run A:
// fsm
module fsm(
    input [15:0] dataIn,
    input R_I,
    input reset,
    input clk,
    output reg r_o,
    output reg [1:0] err,
    output [31:0] dataOut,
    output ready
    );
    reg [3:0] state;
    reg [31:0] reg_x;
    reg [31:0] reg_n;
    reg [31:0] counter;
    reg [31:0] step1;
    reg [31:0] step2;
    reg fr_i;
    reg fr_flag;
    wire fr_o;
    wire fr_res;
    reg incr_i;
    reg incr_flag;
    wire incr_o;
    wire [31:0] inc_res;
    reg sm_ri;
    reg sm_flag;
    wire sm_ro;
    wire [31:0] sm_res;
    reg dl_ri;
    reg dl_flag;
    wire dl_ro;
    wire [31:0] dl_res;
    reg pw_ri;
    reg pw_flag;
    wire pw_ro;
    wire pw_err;
    wire [31:0] pw_res;
    always@(posedge clk)
    begin
        if(reset)
        begin
            state <= 0;
            fr_i <= 0;
            incr_i <= 0;
            sm_ri <= 0;
            dl_ri <= 0;
            pw_ri <= 0;
        end
        else
        begin
            case(state)
                4'b0000:
                begin
                    reg_x <= 0;
                    reg_n <= 0;
                    counter <= 0;
                    err <= 0;
                    state <= 4'b0001;
                    fr_i <= 0;
                    fr_flag <= 1;
                    incr_i <= 0;
  ...
Size in the first run: about 6200 cells after synthesis, ~870 flip-flops, ~55 I/O pins, about 0.066 mm^2 of cells after synthesis.
make LEC_CHECK=0 CAP_MARGIN=20 CORE_MARGIN=2 CORE_UTILIZATION=40 GPL_ROUTABILITY_DRIVEN=0 MAX_ROUTING_LAYER=met4 SLEW_MARGIN=35 finish   # period 10.0 ns
run.sh (not shown) runs the stock make flow with config.mk's settings and CLKGATE_MAP_FILE=.
Run A has completed all stages; timing, DRC and antenna checks passed.
Changes in run B relative to run A:
Settings: changing CORE_UTILIZATION from 40 to 71; setting CTS_CLUSTER_SIZE to 21 for the first time; removing MAX_ROUTING_LAYER (formerly met4); changing SLEW_MARGIN from 35 to 20; removing GPL_ROUTABILITY_DRIVEN (formerly 0); changing the clock period (ns, I/O delays scaled along) from 10.0 to 7.11.
--- outcome ---
- Run B finished all stages; however, its layout fails the closing checks, the failures being setup timing.
- The clock transition at the registers of the reported paths was comparable across run B and run A.
- Run A has higher clock network power share than run B.
- Between run B and run A, wire length is lower for run B, run A comes in above that.
- Area of all placed cells without fillers on run B is up relative to run A.
- Run B vs run A on global-route usage: run B is the higher one.
Relative to run B, the following input files were edited for run C:
Settings: CTS_CLUSTER_SIZE changed from 21 to 97; SETUP_SLACK_MARGIN newly set to 2.05; PLACE_DENSITY_LB_ADDON newly set to 0.04.
Findings:
- On placed instance area, run C tracks run B almost exactly.
- Run C completed end to end; final checks failed (setup timing).
- [flow] run B | stages: complete | final checks: fail | reason: setup timing
- Run C has worst endpoint required time above what run B had.
- Worst hold slack delta (run C − run B): unfavourable

---

Starting RTL as in the previous note.
==> flow/design.v (excerpt) <==
module fsm(
    input [15:0] dataIn,
    input R_I,
    input reset,
    input clk,
    output reg r_o,
    output reg [1:0] err,
    output [31:0] dataOut,
    output ready
    );
Settings: LEC_CHECK=0, ABC_AREA=0, CAP_MARGIN=0, CORE_MARGIN=2, CORE_UTILIZATION=72, CTS_CLUSTER_DIAMETER=30, CTS_CLUSTER_SIZE=100, GPL_TIMING_DRIVEN=1, PLACE_DENSITY_LB_ADDON=0.04, SETUP_SLACK_MARGIN=2.38, SLEW_MARGIN=20; clock period 8.14 ns.
Next try:
ABC_AREA = not set   (was 0)
CAP_MARGIN = 20   (was 0)
CTS_CLUSTER_DIAMETER = not set   (was 30)
CTS_CLUSTER_SIZE = not set   (was 100)
GPL_TIMING_DRIVEN = not set   (was 1)
PLACE_DENSITY_LB_ADDON = 0.24   (was 0.04)
SETUP_SLACK_MARGIN = not set   (was 2.38)
clock period = 9.17 ns   (was 8.14 ns; I/O delays follow)
Outcome:
- The changed run completed without violations
- total power is lower by about 30%
- sequential power is lower by about 12%
- wire length is lower by 5.8%
- die area does not change
- worst hold slack gets worse by 20 ps
- utilization is lower by 5.8 points
- cell area is lower by about 7%
- clock-buffer cell count is lower by 94
Next try:
CTS_CLUSTER_DIAMETER = 373   (was not set)
CTS_CLUSTER_SIZE = 10   (was not set)
PLACE_DENSITY_LB_ADDON = not set   (was 0.24)
clock period = 6.05 ns   (was 9.17 ns; I/O delays follow)
Result: With this change the flow reached the layout checks and failed them: setup timing. Sequential share of layout area drops by 2.0 points. Utilization goes up by 4.6 points. Global-route usage increases by 0.68 points. Setup slack loses 2500 ps. Clock-buffer cell count came out higher by 68. Synthesized area is unchanged. Fmax increases by 7.2%. Sequential power climbs by 52%.
Next try:
CORE_UTILIZATION = 59   (was 72)
CTS_CLUSTER_DIAMETER = not set   (was 373)
CTS_CLUSTER_SIZE = not set   (was 10)
clock period = 9.17 ns   (was 6.05 ns; I/O delays follow)
Result: Now the flow finished clean; routed wire length decreases by 4.9%; hold slack gets better by 45 ps; die size increases by 22%; cell count decreases by 1.4%; clock-buffer cell count decreases by 50; global-route usage decreases by 8.4 points; final area decreases by 5.0%; non-clock buffer count decreases by 434; setup slack gets better by 2700 ps; sequential share of layout area increases by 1.8 points; combinational power decreases by 50%.

---

fsm again, from the RTL that the note above started with.
Design fsm, start of the top module:
module fsm(
    input [15:0] dataIn,
    input R_I,
    input reset,
    input clk,
    output reg r_o,
    output reg [1:0] err,
    output [31:0] dataOut,
    output ready
    );
clock: 7.97 ns
lec_check: 0
cap_margin: 20
core_margin: 2
core_utilization: 72
slew_margin: 20
Next try:
--- a/flow/config.mk
+++ b/flow/config.mk
@@ -7,5 +7,8 @@
 export LEC_CHECK = 0
+export ABC_AREA = 1
 export CAP_MARGIN = 20
 export CORE_MARGIN = 2
-export CORE_UTILIZATION = 72
+export CORE_UTILIZATION = 71
+export CTS_CLUSTER_SIZE = 21
+export PLACE_DENSITY_LB_ADDON = 0.07
 export SLEW_MARGIN = 20
==> flow/constraint.sdc (replaced) <==
create_clock -name core_clock -period 6.23 [get_ports {clk}]
set_input_delay 1.2460 -clock core_clock [delete_from_list [all_inputs] [get_ports {clk}]]
set_output_delay 1.2460 -clock core_clock [all_outputs]
set_load 0.01 [all_outputs]
Effect: This time the run reached the layout checks and failed them: setup timing; synthesized area goes down slightly; worst setup slack got worse by 2500 ps; clock-buffer cell count goes down by 2; final area goes up by a little under a tenth; fmax goes down by roughly a tenth; wire length goes up by a quarter to a third.
Next try:
--- a/flow/config.mk
+++ b/flow/config.mk
@@ -7,3 +7,2 @@
 export LEC_CHECK = 0
-export ABC_AREA = 1
 export CAP_MARGIN = 20
@@ -11,4 +10,3 @@
 export CORE_UTILIZATION = 71
-export CTS_CLUSTER_SIZE = 21
-export PLACE_DENSITY_LB_ADDON = 0.07
+export CTS_CLUSTER_SIZE = 19
 export SLEW_MARGIN = 20
==> flow/constraint.sdc (replaced) <==
create_clock -name core_clock -period 7.33 [get_ports {clk}]
set_input_delay 1.4660 -clock core_clock [delete_from_list [all_inputs] [get_ports {clk}]]
set_output_delay 1.4660 -clock core_clock [all_outputs]
set_load 0.01 [all_outputs]
The changed run finished but failed the layout checks on setup timing.
Sequential share of layout area goes up by 2.3 points.
Total power goes down by 32%.
Clock-buffer cell count goes up by 17.
Combinational power goes down by 65%.
Register-to-register slack gets better by 2100 ps.
Fmax goes up by 13%.
Hold slack gets better by 4.1 ps.
Setup slack gets better by 2100 ps.
Final area goes down by 6.7%.
Wire length goes down by 19%.
Next try:
--- a/flow/config.mk
+++ b/flow/config.mk
@@ -9,4 +9,3 @@
 export CORE_MARGIN = 2
-export CORE_UTILIZATION = 71
-export CTS_CLUSTER_SIZE = 19
+export CORE_UTILIZATION = 64
 export SLEW_MARGIN = 20
==> flow/constraint.sdc (replaced) <==
create_clock -name core_clock -period 5.1 [get_ports {clk}]
set_input_delay 1.0200 -clock core_clock [delete_from_list [all_inputs] [get_ports {clk}]]
set_output_delay 1.0200 -clock core_clock [all_outputs]
set_load 0.01 [all_outputs]
The new run finished with setup timing left; design area grows by about 7%; sequential power goes up by 44%; non-clock buffer count is higher by 462; synthesized area stays the same; utilization drops by 2.7 points; die size increases by about 11%.

---

== old ==
Starting RTL as in the previous note.
Settings: LEC_CHECK=0, CAP_MARGIN=20, CORE_ASPECT_RATIO=0.58, CORE_MARGIN=3, CORE_UTILIZATION=40, PLACE_DENSITY_LB_ADDON=0.17, SLEW_MARGIN=25; clock period 10.0 ns.
old | status: complete | timing, DRC, antenna: pass
diff inputs: old => new
--- a/flow/config.mk
+++ b/flow/config.mk
@@ -8,6 +8,6 @@
 export CAP_MARGIN = 20
-export CORE_ASPECT_RATIO = 0.58
-export CORE_MARGIN = 3
-export CORE_UTILIZATION = 40
-export PLACE_DENSITY_LB_ADDON = 0.17
-export SLEW_MARGIN = 25
+export CORE_MARGIN = 2
+export CORE_UTILIZATION = 72
+export CTS_CLUSTER_SIZE = 10
+export PLACE_DENSITY = 0.37
+export SLEW_MARGIN = 20
==> flow/constraint.sdc <==
create_clock -name core_clock -period 6.06 [get_ports {clk}]
set_input_delay 1.2120 -clock core_clock [delete_from_list [all_inputs] [get_ports {clk}]]
set_output_delay 1.2120 -clock core_clock [all_outputs]
set_load 0.01 [all_outputs]
### Flow results
Ran to the end and failed final checks on negative setup slack: new. From old to new the numbers moved as follows: via total after detailed routing rose by 7.9%, global-route wire length before repair fell by about 5.6%, logic gate share of total power rose by 3.8 points, clock-pin slew of the registers on the worst-case setup and hold paths stayed essentially flat, count of antenna-violating nets left after detailed routing stayed essentially flat. Core util | new vs old | new higher. Comparing old and new, global-route usage is lower on old.

---

fsm again, from the RTL that the note above started with.
clock: 5.99 ns
lec_check: 0
abc_area: 0
cap_margin: 20
core_margin: 2
core_utilization: 70
cts_cluster_diameter: 42
cts_cluster_size: 33
gpl_timing_driven: 1
hold_slack_margin: -0.09
max_routing_layer: met4
place_density: 0.67
slew_margin: 35
tns_end_percent: 40
The first run reached the layout checks and failed them: negative setup slack.
==> next run, changes <==
==> flow/config.mk (replaced) <==
export PLATFORM = sky130hd
export DESIGN_NAME = fsm
export DESIGN_NICKNAME = fsm
export VERILOG_FILES = /design/flow/design.v
export SDC_FILE = /design/flow/constraint.sdc
export NUM_CORES = 4
export LEC_CHECK = 0
export CAP_MARGIN = 20
export CORE_MARGIN = 3
export CORE_UTILIZATION = 40
export SLEW_MARGIN = 0
==> flow/constraint.sdc (replaced) <==
create_clock -name core_clock -period 10.0 [get_ports {clk}]
set_input_delay 2.0000 -clock core_clock [delete_from_list [all_inputs] [get_ports {clk}]]
set_output_delay 2.0000 -clock core_clock [all_outputs]
set_load 0.01 [all_outputs]
Result: With this change the flow completed with no timing, DRC or antenna violations; wire length went down by 1.5%; total power came out lower by 45%; hold slack hardly moves; sequential power fell by about 40%; worst setup slack is better by 2.7 ns; count of clock-buffer cells in the layout fell by 4; synthesized area stays the same; via count drops by 8.7%; die size went up by 76%; maximum frequency fell by 15%; global-route usage came out lower by 18 points.
==> next run, changes <==
--- a/flow/config.mk
+++ b/flow/config.mk
@@ -7,5 +7,6 @@
 export LEC_CHECK = 0
+export ABC_AREA = 1
 export CAP_MARGIN = 20
-export CORE_MARGIN = 3
-export CORE_UTILIZATION = 40
-export SLEW_MARGIN = 0
+export CORE_MARGIN = 2
+export CORE_UTILIZATION = 68
+export SLEW_MARGIN = 20
==> flow/constraint.sdc (replaced) <==
create_clock -name core_clock -period 13.8 [get_ports {clk}]
set_input_delay 2.7600 -clock core_clock [delete_from_list [all_inputs] [get_ports {clk}]]
set_output_delay 2.7600 -clock core_clock [all_outputs]
set_load 0.01 [all_outputs]
Outcome: Core utilization is higher by 30 points. Setup slack gains 3.9 ns. Combinational power is lower by about 10%. Via count rises by 11%. Fmax goes up by 0.61%.
==> next run, changes <==
--- a/flow/config.mk
+++ b/flow/config.mk
@@ -10,3 +10,6 @@
 export CORE_MARGIN = 2
-export CORE_UTILIZATION = 68
+export CORE_UTILIZATION = 62
+export CTS_CLUSTER_SIZE = 99
+export SETUP_SLACK_MARGIN = -0.16
 export SLEW_MARGIN = 20
+export TNS_END_PERCENT = 15
==> flow/constraint.sdc (replaced) <==
create_clock -name core_clock -period 5.89 [get_ports {clk}]
set_input_delay 1.1780 -clock core_clock [delete_from_list [all_inputs] [get_ports {clk}]]
set_output_delay 1.1780 -clock core_clock [all_outputs]
set_load 0.01 [all_outputs]
Result: The new run produced a layout that fails on negative setup slack; die size climbs by roughly a tenth; design area rose by a little under a tenth; hold slack got worse by 0.019 ns; worst setup slack got worse by 7.3 ns; synthesized area is unchanged; clock power goes up by well over a third; flip-flop count is unchanged; combinational power climbs to 3.3 times its value; utilization is lower by 1.8 points.
==> next run, changes <==
==> flow/config.mk (replaced) <==
export PLATFORM = sky130hd
export DESIGN_NAME = fsm
export DESIGN_NICKNAME = fsm
export VERILOG_FILES = /design/flow/design.v
export SDC_FILE = /design/flow/constraint.sdc
export NUM_CORES = 4
export LEC_CHECK = 0
export CAP_MARGIN = 20
export CORE_MARGIN = 2
export CORE_UTILIZATION = 40
export SLEW_MARGIN = 20
==> flow/constraint.sdc (replaced) <==
create_clock -name core_clock -period 9.17 [get_ports {clk}]
set_input_delay 1.8340 -clock core_clock [delete_from_list [all_inputs] [get_ports {clk}]]
set_output_delay 1.8340 -clock core_clock [all_outputs]
set_load 0.01 [all_outputs]
Effect:
- The changed run went through all stages and came out clean
- synthesized area rises by about 1.1%
- cell area falls by about 4%
- via count falls by 13%
- core utilization falls by 28 points
- combinational power falls by 62%
- routed wire length rises by about 0.9%
- worst setup slack gains 2.9 ns
- sequential power falls by 36%
- sequential share of layout area rises by 1.5 points
- flip-flop count does not change
==> next run, changes <==
--- a/flow/config.mk
+++ b/flow/config.mk
@@ -9,3 +9,7 @@
 export CORE_MARGIN = 2
-export CORE_UTILIZATION = 40
+export CORE_UTILIZATION = 72
+export CTS_CLUSTER_SIZE = 90
+export PLACE_DENSITY_LB_ADDON = 0.24
+export SETUP_SLACK_MARGIN = 1.31
 export SLEW_MARGIN = 20
+export TNS_END_PERCENT = 5
Synthesized area is unchanged.
Die size fell by 44%.
Setup slack gets better by 0.68 ns.
Sequential power is about the same.

---

## north
Starting RTL as in the previous note.
==> flow/config.mk <==
export PLATFORM = sky130hd
export DESIGN_NAME = fsm
export DESIGN_NICKNAME = fsm
export VERILOG_FILES = /design/flow/design.v
export SDC_FILE = /design/flow/constraint.sdc
export NUM_CORES = 4
export LEC_CHECK = 0
export ABC_AREA = 0
export CAP_MARGIN = 20
export CORE_MARGIN = 6
export CORE_UTILIZATION = 27
export CTS_CLUSTER_SIZE = 70
export GPL_ROUTABILITY_DRIVEN = 0
export MAX_ROUTING_LAYER = met5
export PLACE_DENSITY_LB_ADDON = 0.21
export SETUP_SLACK_MARGIN = 2.4
export SLEW_MARGIN = 40
export TNS_END_PERCENT = 25
==> flow/constraint.sdc <==
create_clock -name core_clock -period 8.09 [get_ports {clk}]
set_input_delay 1.6180 -clock core_clock [delete_from_list [all_inputs] [get_ports {clk}]]
set_output_delay 1.6180 -clock core_clock [all_outputs]
set_load 0.01 [all_outputs]
north finished every step from synthesis to the final layout, and the layout passed the timing, design-rule and antenna checks.
[inputs] south vs north
- a deleted PLACE_DENSITY_LB_ADDON that had been 0.21
- a deleted TNS_END_PERCENT that had been 25
- a change of CORE_MARGIN from 6 to 2
- a change of CORE_UTILIZATION from 27 to 72
- a deleted MAX_ROUTING_LAYER that had been met5
- a change of SETUP_SLACK_MARGIN from 2.4 to 1.08
- a deleted GPL_ROUTABILITY_DRIVEN that had been 0
- a change of SLEW_MARGIN from 40 to 20
- a deleted ABC_AREA that had been 0
- a change of CTS_CLUSTER_SIZE from 70 to 15
- a change of the clock period (ns, I/O delays scaled along) from 8.09 to 7.59
- Summary of north and south: one run falls short of a clean finish, namely south.
- Looking at minimum clock period after layout across both flows, south is the weaker of the two, with north ahead.
- Total area of sequential cells essentially unchanged between south and north.
- From north to south, inverter count did not move at all.
- Routed wire length (south vs. north) decreases by more than 10%
- Between south and north, combinational gate area is higher for north, south comes in under that.
- south: clock network power consumption about 4% above north
- Between south and north, total internal power is lower for north, south comes in above that.
- Comparing south and north, the higher total power was measured on south.
- Clock input transition at the sequential cells of the worst setup and hold paths (south over north): increase, 0.02 ns
- Relative to north, final setup slack of the worst path has decreased by 0.85 ns in south.
No activity file was given, so power comes from the tool's default toggle rates.
